==> job 1551 <==
==> flow/design.v <==
module adder16_7 (
    input [5:0] alufn,
    input [15:0] a,
    input [15:0] b,
    output reg [15:0] out,
    output reg z,
    output reg n,
    output reg v
  );
  reg [15:0] sum;
  reg [15:0] xb;
  always @* begin
    xb = b ^ {5'h10{alufn[0+0-:1]}};
    case (alufn[0+1-:2])
      2'h0: begin
        sum = a + b;
      end
      2'h1: begin
        sum = a - b;
      end
      2'h2: begin
        sum = a * b;
      end
      2'h3: begin
        sum = xb + 1'h1;
      end
      default: begin
        sum = a - b;
      end
    endcase
    v = (a[15+0-:1] & xb[15+0-:1] & ~sum[15+0-:1]) | (~a[15+0-:1] & ~xb[15+0-:1] & sum[15+0-:1]);
    n = sum[15+0-:1];
    z = (~|sum);
    out = sum;
  end
endmodule
module boolean16_9 (
    input [5:0] alufn,
    input [15:0] a,
    input [15:0] b,
    output reg [15:0] out
  );
  always @* begin
    case (alufn[0+3-:4])
      4'h8: begin
        out = a & b;
      end
      4'he: begin
        out = a | b;
      end
      4'h6: begin
        out = a ^ b;
      end
      4'ha: begin
        out = a;
      end
      default: begin
        out = 16'h0000;
      end
    endcase
  end
endmodule
module compare16_10 (
    input [5:0] alufn,
    input z,
    input v,
    input n,
    output reg [15:0] out
  );
  always @* begin
    case (alufn[1+1-:2])
      2'h1: begin
        out = z;
      end
      2'h2: begin
        out = n ^ v;
      end
      2'h3: begin
        out = z | (n ^ v);
      end
      default: begin
        out = 1'h0;
      end
    endcase
  end
endmodule
module shifter16_8 (
    input [15:0] a,
    input [15:0] b,
    input [5:0] alufn,
    output reg [15:0] out
  );
  always @* begin
    case (alufn[0+1-:2])
      2'h0: begin
        out = a <<< b[0+4-:5];
      end
      2'h1: begin
        out = a >>> b[0+4-:5];
      end
      2'h3: begin
        out = $signed(a) >>> b[0+4-:5];
      end
      default: begin
        out = 1'h0;
      end
    endcase
  end
endmodule
module alu_3 (
    input [5:0] alufn,
    input [15:0] a,
    input [15:0] b,
    output reg [15:0] alu_output
  );
  wire [16-1:0] M_add_out;
  wire [1-1:0] M_add_z;
  wire [1-1:0] M_add_n;
  wire [1-1:0] M_add_v;
  reg [6-1:0] M_add_alufn;
  reg [16-1:0] M_add_a;
  reg [16-1:0] M_add_b;
  adder16_7 add (
    .alufn(M_add_alufn),
    .a(M_add_a),
    .b(M_add_b),
    .out(M_add_out),
    .z(M_add_z),
    .n(M_add_n),
    .v(M_add_v)
  );
  wire [16-1:0] M_shift_out;
  reg [16-1:0] M_shift_a;
  reg [16-1:0] M_shift_b;
  reg [6-1:0] M_shift_alufn;
  shifter16_8 shift (
    .a(M_shift_a),
    .b(M_shift_b),
    .alufn(M_shift_alufn),
    .out(M_shift_out)
  );
  wire [16-1:0] M_bool_out;
  reg [6-1:0] M_bool_alufn;
  reg [16-1:0] M_bool_a;
  reg [16-1:0] M_bool_b;
  boolean16_9 bool (
    .alufn(M_bool_alufn),
    .a(M_bool_a),
    .b(M_bool_b),
    .out(M_bool_out)
  );
  wire [16-1:0] M_comp_out;
  reg [6-1:0] M_comp_alufn;
  reg [1-1:0] M_comp_z;
  reg [1-1:0] M_comp_v;
  reg [1-1:0] M_comp_n;
  compare16_10 comp (
    .alufn(M_comp_alufn),
    .z(M_comp_z),
    .v(M_comp_v),
    .n(M_comp_n),
    .out(M_comp_out)
  );
  always @* begin
    M_add_a = a;
    M_add_b = b;
    M_add_alufn = alufn;
    if (alufn[5:4] == 2'h3) begin
      M_add_alufn[1:0] = 2'h1;
    end
    M_comp_v = M_add_v;
    M_comp_n = M_add_n;
    M_comp_z = M_add_z;
    M_comp_alufn = alufn;
    M_bool_a = a;
    M_bool_b = b;
    M_bool_alufn = alufn;
    M_shift_a = a;
    M_shift_b = b;
    M_shift_alufn = alufn;
    case (alufn[4+1-:2])
      2'h0: begin
        alu_output = M_add_out;
      end
      2'h1: begin
        alu_output = M_bool_out;
      end
      2'h2: begin
        alu_output = M_shift_out;
      end
      2'h3: begin
        alu_output = M_comp_out;
      end
      default: begin
        alu_output = 16'h0000;
      end
    endcase
  end
endmodule
module alu16_top (
    input clk,
    input [5:0] alufn,
    input [15:0] a,
    input [15:0] b,
    output reg [15:0] y
  );
  reg [5:0] alufn_q;
  reg [15:0] a_q;
  reg [15:0] b_q;
  wire [15:0] alu_out;
  alu_3 alu (
    .alufn(alufn_q),
    .a(a_q),
    .b(b_q),
    .alu_output(alu_out)
  );
  always @(posedge clk) begin
    alufn_q <= alufn;
    a_q <= a;
    b_q <= b;
    y <= alu_out;
  end
endmodule
==> flow/run.sh <==
#!/bin/bash
# the make line also repeats each setting of config.mk as NAME=value (left out here)
make -C /OpenROAD-flow-scripts/flow DESIGN_CONFIG=/design/flow/config.mk WORK_HOME=/design/flow/orfs CLKGATE_MAP_FILE= finish
==> flow/config.mk <==
export PLATFORM = sky130hd
export DESIGN_NAME = alu16_top
export DESIGN_NICKNAME = alu16_top
export VERILOG_FILES = /design/flow/design.v
export SDC_FILE = /design/flow/constraint.sdc
export NUM_CORES = 4
export LEC_CHECK = 0
export ABC_AREA = 1
export CAP_MARGIN = 30
export CELL_PAD_IN_SITES_DETAIL_PLACEMENT = 1
export CELL_PAD_IN_SITES_GLOBAL_PLACEMENT = 0
export CORE_ASPECT_RATIO = 0.66
export CORE_MARGIN = 3
export CORE_UTILIZATION = 44
export CTS_CLUSTER_DIAMETER = 386
export CTS_CLUSTER_SIZE = 100
export GPL_ROUTABILITY_DRIVEN = 0
export GPL_TIMING_DRIVEN = 0
export HOLD_SLACK_MARGIN = 0.16
export MAX_ROUTING_LAYER = met5
export MIN_ROUTING_LAYER = met1
export PLACE_DENSITY_LB_ADDON = 0.04
export SLEW_MARGIN = 20
export TNS_END_PERCENT = 10
==> flow/constraint.sdc <==
create_clock -name core_clock -period 7.86 [get_ports {clk}]
set_input_delay 1.5720 -clock core_clock [delete_from_list [all_inputs] [get_ports {clk}]]
set_output_delay 1.5720 -clock core_clock [all_outputs]
set_load 0.01 [all_outputs]
==> job 454: changes against job 1551 <==
- ABC_AREA: 1 -> unset
- CAP_MARGIN: 30 -> 20
- CELL_PAD_IN_SITES_DETAIL_PLACEMENT: 1 -> unset
- CELL_PAD_IN_SITES_GLOBAL_PLACEMENT: 0 -> unset
- CORE_ASPECT_RATIO: 0.66 -> unset
- CORE_MARGIN: 3 -> 2
- CORE_UTILIZATION: 44 -> 40
- CTS_CLUSTER_DIAMETER: 386 -> 392
- GPL_ROUTABILITY_DRIVEN: 0 -> unset
- GPL_TIMING_DRIVEN: 0 -> unset
- HOLD_SLACK_MARGIN: 0.16 -> unset
- MAX_ROUTING_LAYER: met5 -> unset
- MIN_ROUTING_LAYER: met1 -> unset
- PLACE_DENSITY_LB_ADDON: 0.04 -> unset
- TNS_END_PERCENT: 10 -> 15
==> flow/constraint.sdc (replaced) <==
create_clock -name core_clock -period 6.5 [get_ports {clk}]
set_input_delay 1.3000 -clock core_clock [delete_from_list [all_inputs] [get_ports {clk}]]
set_output_delay 1.3000 -clock core_clock [all_outputs]
set_load 0.01 [all_outputs]
==> job 5465: changes against job 1551 <==
- ABC_AREA: 1 -> 0
- CAP_MARGIN: 30 -> 20
- CELL_PAD_IN_SITES_DETAIL_PLACEMENT: 1 -> unset
- CELL_PAD_IN_SITES_GLOBAL_PLACEMENT: 0 -> 3
- CORE_ASPECT_RATIO: 0.66 -> unset
- CORE_MARGIN: 3 -> 2
- CORE_UTILIZATION: 44 -> 39
- CTS_CLUSTER_DIAMETER: 386 -> 306
- GPL_ROUTABILITY_DRIVEN: 0 -> unset
- GPL_TIMING_DRIVEN: 0 -> unset
- HOLD_SLACK_MARGIN: 0.16 -> unset
- MAX_ROUTING_LAYER: met5 -> unset
- MIN_ROUTING_LAYER: met1 -> unset
- PLACE_DENSITY_LB_ADDON: 0.04 -> unset
- TNS_END_PERCENT: 10 -> 95
==> flow/constraint.sdc (replaced) <==
create_clock -name core_clock -period 6.5 [get_ports {clk}]
set_input_delay 1.3000 -clock core_clock [delete_from_list [all_inputs] [get_ports {clk}]]
set_output_delay 1.3000 -clock core_clock [all_outputs]
set_load 0.01 [all_outputs]
==> job 2871: changes against job 1551 <==
- ABC_AREA: 1 -> unset
- CAP_MARGIN: 30 -> 20
- CELL_PAD_IN_SITES_DETAIL_PLACEMENT: 1 -> unset
- CELL_PAD_IN_SITES_GLOBAL_PLACEMENT: 0 -> unset
- CORE_ASPECT_RATIO: 0.66 -> unset
- CORE_MARGIN: 3 -> 2
- CORE_UTILIZATION: 44 -> 59
- CTS_CLUSTER_DIAMETER: 386 -> 400
- CTS_CLUSTER_SIZE: 100 -> 99
- GPL_ROUTABILITY_DRIVEN: 0 -> unset
- GPL_TIMING_DRIVEN: 0 -> unset
- HOLD_SLACK_MARGIN: 0.16 -> unset
- MAX_ROUTING_LAYER: met5 -> unset
- MIN_ROUTING_LAYER: met1 -> unset
- PLACE_DENSITY_LB_ADDON: 0.04 -> unset
- TNS_END_PERCENT: 10 -> unset
==> flow/constraint.sdc (replaced) <==
create_clock -name core_clock -period 6.5 [get_ports {clk}]
set_input_delay 1.3000 -clock core_clock [delete_from_list [all_inputs] [get_ports {clk}]]
set_output_delay 1.3000 -clock core_clock [all_outputs]
set_load 0.01 [all_outputs]
==> results <==
	job 454	job 5465	job 2871	job 1551
Crit path DRT	6.74 ns	6.75 ns	6.74 ns	8.02 ns
Nets@finish	1434	1432	1430	1761
Fraction of the core area occupied by cells at floorplan	41.0%	39.8%	59.9%	45.8%
Antenna violations before repair	1	0	0	1
Top cell type's share of synthesized area	18.0%	18.0%	18.0%	16.5%
Transition time at the pin with the least slew margin	1.06 ns	1.10 ns	0.868 ns	0.898 ns
Register clock-pin slew on the reported worst setup and hold paths	0.07 ns	0.09 ns	0.07 ns	0.08 ns
Number of cells in the finished layout apart from fillers	1496	1500	1401	1836
Maximum operating frequency	159 MHz	160 MHz	161 MHz	133 MHz
Power dissipated in sequential cells	0.000388 W	0.000394 W	0.000391 W	0.000326 W
Detailed-route vias per instance	5.91	5.81	6.37	5.76
Post-synthesis instance total	1172	1172	1172	1482
CP max-delay cell	sky130_fd_sc_hd__fa_1	sky130_fd_sc_hd__fa_1	sky130_fd_sc_hd__fa_1	sky130_fd_sc_hd__dfxtp_1
Largest stage delay on the critical path	0.52 ns	0.54 ns	0.55 ns	0.64 ns
Post-Synthesis Mean Instance Area	7.71 um^2	7.71 um^2	7.71 um^2	6.64 um^2
Reg-to-reg startpoint	b_q[3]	a_q[7]	a_q[7]	b_q[2]
Gr usage total	28.0%	31.6%	40.0%	33.5%
Insertion delay of the later-clocked pin in the worst-skew pair	0.31 ns	0.32 ns	0.31 ns	0.32 ns
Number of different library cells in the post-synthesis netlist	78	78	78	55
Worst Reg2Reg Path Length in Cells	21	22	22	23
Status	finished clean	finished clean	finished clean	finished clean

---

==> indigo <==
// alu16_top: RTL as listed in full above, without the edits since
Settings: LEC_CHECK=0, CAP_MARGIN=20, CELL_PAD_IN_SITES_GLOBAL_PLACEMENT=3, CORE_MARGIN=2, CORE_UTILIZATION=36, CTS_CLUSTER_DIAMETER=306, CTS_CLUSTER_SIZE=100, PLACE_DENSITY=0.89, SLEW_MARGIN=20, TNS_END_PERCENT=20; clock period 6.5 ns.
run.sh (not shown) runs the stock make flow with config.mk's settings and CLKGATE_MAP_FILE=.
==> willow (differences from indigo) <==
Settings changed: ABC_AREA set to 1, CELL_PAD_IN_SITES_GLOBAL_PLACEMENT 3 to not set, CORE_ASPECT_RATIO set to 0.92, CORE_UTILIZATION 36 to 72, CTS_CLUSTER_DIAMETER 306 to not set, CTS_CLUSTER_SIZE 100 to not set, GPL_ROUTABILITY_DRIVEN set to 0, HOLD_SLACK_MARGIN set to 0.3, PLACE_DENSITY 0.89 to not set, TNS_END_PERCENT 20 to not set.
==> flow/constraint.sdc (replaced) <==
create_clock -name core_clock -period 2.0 [get_ports {clk}]
set_input_delay 0.4000 -clock core_clock [delete_from_list [all_inputs] [get_ports {clk}]]
set_output_delay 0.4000 -clock core_clock [all_outputs]
set_load 0.01 [all_outputs]
==> xenon (differences from indigo) <==
Settings changed: ABC_AREA set to 1, CAP_MARGIN 20 to 25, CELL_PAD_IN_SITES_DETAIL_PLACEMENT set to 1, CELL_PAD_IN_SITES_GLOBAL_PLACEMENT 3 to 0, CORE_ASPECT_RATIO set to 0.66, CORE_MARGIN 2 to 3, CORE_UTILIZATION 36 to 44, CTS_CLUSTER_DIAMETER 306 to not set, CTS_CLUSTER_SIZE 100 to not set, GPL_ROUTABILITY_DRIVEN set to 0, GPL_TIMING_DRIVEN set to 0, HOLD_SLACK_MARGIN set to 0.18, MAX_ROUTING_LAYER set to met5, MIN_ROUTING_LAYER set to met2, PLACE_DENSITY 0.89 to 0.53, TNS_END_PERCENT 20 to not set.
==> flow/constraint.sdc (replaced) <==
create_clock -name core_clock -period 7.86 [get_ports {clk}]
set_input_delay 1.5720 -clock core_clock [delete_from_list [all_inputs] [get_ports {clk}]]
set_output_delay 1.5720 -clock core_clock [all_outputs]
set_load 0.01 [all_outputs]
==> comparison table <==
item	willow	indigo	xenon
Starting utilization of the core area	74.43%	36.92%	45.81%
Area of the mapped netlist	9834 sq um	9031 sq um	9834 sq um
Clock sink count	-	54	54
CTS Buf Count	-	5	5
Placed instance area	12,710 sq um	10,140 sq um	10,740 sq um
Mux contribution to synthesized area	0.4071%	2.120%	0.4071%
Most frequent cell after synthesis	nand2_1	inv_1	nand2_1
Cell at the root of the clock tree	-	clkbuf_16	clkbuf_16
Core Rows	40	57	43
Sequential element share of the synthesized area	10.99%	11.97%	10.99%
Number of gates resized after cts	-	0	2
Post-CTS Repair Setup Buffers	-	0	0
H-tree levels	-	2	2
Yosys cell count	1,482	1,172	1,482
Run status	stopped before the end	finished clean	stopped before the end
Last stage reached	clock tree synthesis	-	global routing
Post-synth top area share	16.49%	17.96%	16.49%
Post-Synthesis Cells	1,482	1,172	1,482
Total die size	14,610 sq um	26,370 sq um	24,220 sq um
Horiz. Die Dim	125.8 um	162.4 um	190.0 um
Nets at Floorplan	1,700	1,390	1,700
Number of instances in the placed design	1,926	1,543	1,828
HPWL after detailed placement	37,360 um	29,930 um	34,640 um
Simple-gate share of the synthesized area	26.48%	17.69%	26.48%
Area share of xor/xnor cells in the synthesized design	4.415%	7.426%	4.415%
Area of the placeable core	13,210 sq um	24,460 sq um	21,470 sq um
Chip area in the Yosys report	9834 sq um	9031 sq um	9834 sq um

---

==> v12 <==
RTL: the design.v shown in full above, as it stands there.
clock: 6.35 ns
lec_check: 0
cap_margin: 20
core_margin: 2
core_utilization: 65
slew_margin: 20
==> inputs of v3, as changes to v12 <==
--- a/flow/config.mk
+++ b/flow/config.mk
@@ -7,5 +7,11 @@
 export LEC_CHECK = 0
-export CAP_MARGIN = 20
+export ABC_AREA = 0
+export CAP_MARGIN = 25
+export CORE_ASPECT_RATIO = 0.71
 export CORE_MARGIN = 2
-export CORE_UTILIZATION = 65
+export CORE_UTILIZATION = 68
+export CTS_CLUSTER_DIAMETER = 205
+export GPL_ROUTABILITY_DRIVEN = 0
+export MAX_ROUTING_LAYER = met4
 export SLEW_MARGIN = 20
+export TNS_END_PERCENT = 5
==> flow/constraint.sdc (replaced) <==
create_clock -name core_clock -period 5.39 [get_ports {clk}]
set_input_delay 1.0780 -clock core_clock [delete_from_list [all_inputs] [get_ports {clk}]]
set_output_delay 1.0780 -clock core_clock [all_outputs]
set_load 0.01 [all_outputs]
==> inputs of v4, as changes to v12 <==
--- a/flow/config.mk
+++ b/flow/config.mk
@@ -9,3 +9,3 @@
 export CORE_MARGIN = 2
-export CORE_UTILIZATION = 65
+export CORE_UTILIZATION = 29
 export SLEW_MARGIN = 20
==> comparison table <==
Detailed-routing iteration count for the pre-antenna-repair pass: v3 15; v12 8; v4 7
Final core utilization: v3 84.2%; v12 73.3%; v4 34.1%
Outcome: v3 failed layout checks; v12 no timing/DRC/antenna violations; v4 no timing/DRC/antenna violations
Reasons for failing layout checks: v3 negative setup slack; v12 -; v4 -
Count of placed standard cells in the final layout, fillers left out: v3 1460; v12 1395; v4 1623
Net load switching power: v3 2.51 mW; v12 1.72 mW; v4 1.77 mW
Cell depth of the worst hold path: v3 2; v12 3; v4 2
X dimension of the die: v3 141 um; v12 122 um; v4 180 um
Post-detailed-route via-to-cell ratio: v3 6.59; v12 6.60; v4 5.51
R2R cell count: v3 21; v12 20; v4 24
Share of the core filled by cells before placement: v3 69.7%; v12 65.8%; v4 29.5%
Worst setup path end: v3 y[0]$_DFF_P_; v12 y[15]$_DFF_P_; v4 y[0]$_DFF_P_
Largest fanout on the critical path: v3 3; v12 7; v4 6
Post-place setup slack: v3 -294 ps; v12 299 ps; v4 299 ps
Routed length on met2: v3 12500 um; v12 13400 um; v4 15400 um
Cell with the most instances on the worst path: v3 sky130_fd_sc_hd__fa_1; v12 sky130_fd_sc_hd__fa_1; v4 -
Delay of the slowest cell on the worst path: v3 570 ps; v12 560 ps; v4 540 ps
Leakage power of the design: v3 5.01 nW; v12 4.61 nW; v4 4.68 nW
Fin area: v3 10900 um2; v12 10100 um2; v4 10400 um2
Die Outline Area: v3 14200 um2; v12 14900 um2; v4 32600 um2
Data arrival time of the worst path: v3 5780 ps; v12 6320 ps; v4 6250 ps
Number of tap instances: v3 166; v12 180; v4 396
Fill cell count: v3 795; v12 1124; v4 3284
Worst reg2reg path startpoint: v3 b_q[1]$_DFF_P_; v12 b_q[7]$_DFF_P_; v4 b_q[1]$_DFF_P_
Power and IR drop assume default switching activity.
